Design cam_pixel_labeler, start of the top module:
module cam_pixel_labeler (
    input  logic        clk,
    input  logic        reset,
    input  logic        href,
    input  logic        vsync,
    input  logic [ 7:0] ov7670_data,
    output logic        we,
    output logic [16:0] wAddr,
    output logic [ 2:0] label_data,
    output logic        camera_dp_en,
    output logic        v_finish_camera,
    output logic [ 9:0] x_pixel_camera,
    output logic [ 9:0] y_pixel_camera
);
Size in the first run: roughly 3200 cells after synthesis, ~39 flip-flops, ~55 I/O pins.
Settings: LEC_CHECK=0, CAP_MARGIN=20, CORE_MARGIN=2, CORE_UTILIZATION=22, SLEW_MARGIN=0, TNS_END_PERCENT=10; clock period 150.0 ns.
run.sh (not shown) runs the stock make flow with config.mk's settings and CLKGATE_MAP_FILE=.
The starting point completed without violations.
Change:
CORE_UTILIZATION = 50   (was 22)
SLEW_MARGIN = 20   (was 0)
TNS_END_PERCENT = default   (was 10)
clock period = 73.0 ns   (was 150.0 ns; I/O delays follow)
Result:
- The new run finished but fails on setup timing
- setup slack is worse by 40 ns
- sequential share of layout area goes down by 1.2 points
- routed wire length goes up by 44%
- design area goes up by 46%
- die size goes down by 55%
- worst hold slack hardly moves
Change:
CORE_UTILIZATION = 66   (was 50)
clock period = 106.0 ns   (was 73.0 ns; I/O delays follow)
The changed run reached the layout checks and failed them: setup timing.
Cell area goes down by 24%.
Synthesized cell count stays the same.
Via count goes down by 9.9%.
Non-clock buffer count goes down by 1162.
Change:
CORE_ASPECT_RATIO = 1.2   (was default)
CORE_UTILIZATION = 60   (was 66)
PLACE_DENSITY_LB_ADDON = 0.0   (was default)
clock period = 150.0 ns   (was 106.0 ns; I/O delays follow)
The changed run completed with no timing, DRC or antenna violations; clock-buffer cell count is unchanged; final cell count is lower by 6.7%; non-clock buffer count shrinks by 334; global-route usage decreases by 6.5 points; register-to-register slack gets better by 44 ns; core utilization fell by 18 points; worst hold slack degrades by 0.011 ns.
Change:
CORE_ASPECT_RATIO = default   (was 1.2)
CORE_UTILIZATION = 56   (was 60)
CTS_CLUSTER_SIZE = 72   (was default)
PLACE_DENSITY_LB_ADDON = default   (was 0.0)
Final cell count stays flat.
Cell area stays flat.
Critical path depth decreases by 3.
Flip-flop count stays the same.
Synthesized cell count stays the same.
Setup slack loses 0.24 ns.
Non-clock buffer count increases by 1.
Core utilization goes down by 3.8 points.
Routed wire length rises slightly.
Change:
CORE_ASPECT_RATIO = 0.5   (was default)
CORE_UTILIZATION = 66   (was 56)
CTS_CLUSTER_SIZE = default   (was 72)
TNS_END_PERCENT = 20   (was default)
Outcome: Wire length went down by a few percent. Design area barely changes. Synthesized cell count does not change. Worst setup slack gets better by 0.082 ns. Hold slack hardly moves. Global-route usage went up by 3.6 points. Utilization went up by 10 points. Register-to-register slack gets worse by 0.02 ns. Via count went up slightly.

## run A
Starting RTL as in the previous note.
export LEC_CHECK = 0
export CAP_MARGIN = 0
export CORE_ASPECT_RATIO = 0.5
export CORE_MARGIN = 10
export CORE_UTILIZATION = 57
export CTS_CLUSTER_DIAMETER = 392
export GPL_ROUTABILITY_DRIVEN = 0
export GPL_TIMING_DRIVEN = 0
export PLACE_DENSITY_LB_ADDON = 0.03
export SETUP_SLACK_MARGIN = -2.0
export SLEW_MARGIN = 0
export TNS_END_PERCENT = 95
create_clock -name core_clock -period 130.0 [get_ports {clk}]
> inputs changed (run A -> run B)
# run A
export LEC_CHECK = 0
export CAP_MARGIN = 0
export CORE_ASPECT_RATIO = 0.5
export CORE_MARGIN = 10
export CORE_UTILIZATION = 57
export CTS_CLUSTER_DIAMETER = 392
export GPL_ROUTABILITY_DRIVEN = 0
export GPL_TIMING_DRIVEN = 0
export PLACE_DENSITY_LB_ADDON = 0.03
export SETUP_SLACK_MARGIN = -2.0
export SLEW_MARGIN = 0
export TNS_END_PERCENT = 95
create_clock -name core_clock -period 130.0 [get_ports {clk}]
# run B
export LEC_CHECK = 0
export CAP_MARGIN = 20
export CORE_MARGIN = 2
export CORE_UTILIZATION = 20
export PLACE_DENSITY = 0.88
export SLEW_MARGIN = 0
create_clock -name core_clock -period 150.0 [get_ports {clk}]
Findings:
Post-place instance area (run B over run A): increase, 3.0%. Compared run B vs run A, and post-route clock period utilization is down in run B.
Changes in run C relative to run B:
# run B
export LEC_CHECK = 0
export CAP_MARGIN = 20
export CORE_MARGIN = 2
export CORE_UTILIZATION = 20
export PLACE_DENSITY = 0.88
export SLEW_MARGIN = 0
create_clock -name core_clock -period 150.0 [get_ports {clk}]
# run C
export LEC_CHECK = 0
export CAP_MARGIN = 20
export CORE_MARGIN = 2
export CORE_UTILIZATION = 40
export SLEW_MARGIN = 20
create_clock -name core_clock -period 131.0 [get_ports {clk}]
### Flow results
Comparing the two runs side by side, run C comes out ahead of run B on die area. Against run B as the reference, run C delivers a lower number of rows created at floorplan. Well tap count, run C vs run B: down by more than half. In the flow results for run B and run C, the routed length on met3 is larger on run B.
Edits applied to the flow inputs when going from run C to run D:
# run C
export LEC_CHECK = 0
export CAP_MARGIN = 20
export CORE_MARGIN = 2
export CORE_UTILIZATION = 40
export SLEW_MARGIN = 20
create_clock -name core_clock -period 131.0 [get_ports {clk}]
# run D
export LEC_CHECK = 0
export CAP_MARGIN = 20
export CORE_MARGIN = 2
export CORE_UTILIZATION = 40
export SLEW_MARGIN = 20
create_clock -name core_clock -period 150.0 [get_ports {clk}]
[summary]
When run D is set beside run C, its first-iteration DRC count turns out to be 8.8% smaller. Compare run D and run C | initial antenna violation count higher: run C. Of run D and run C, the lower largest net degree at the start of global routing belongs to run D. Diff run D and run C: global-route wire length before repair lower in run D. Diff run C..run D | synthesized cell count | unchanged. Via count of the first global-routing pass (lower): run C. A origin of the worst setup path of U_OV7670_MemController.pixel_data[10]$_DFFE_PP0P_ is what run D shows, while U_OV7670_MemController.pixel_data[9]$_DFFE_PP0P_ belongs to run C. In terms of sequential share of layout area, run C and run D differ only marginally. Run C -> run D: total global-route track usage flat. Arrival time at the worst endpoint delta for run D relative to run C: 2.49 ns higher.
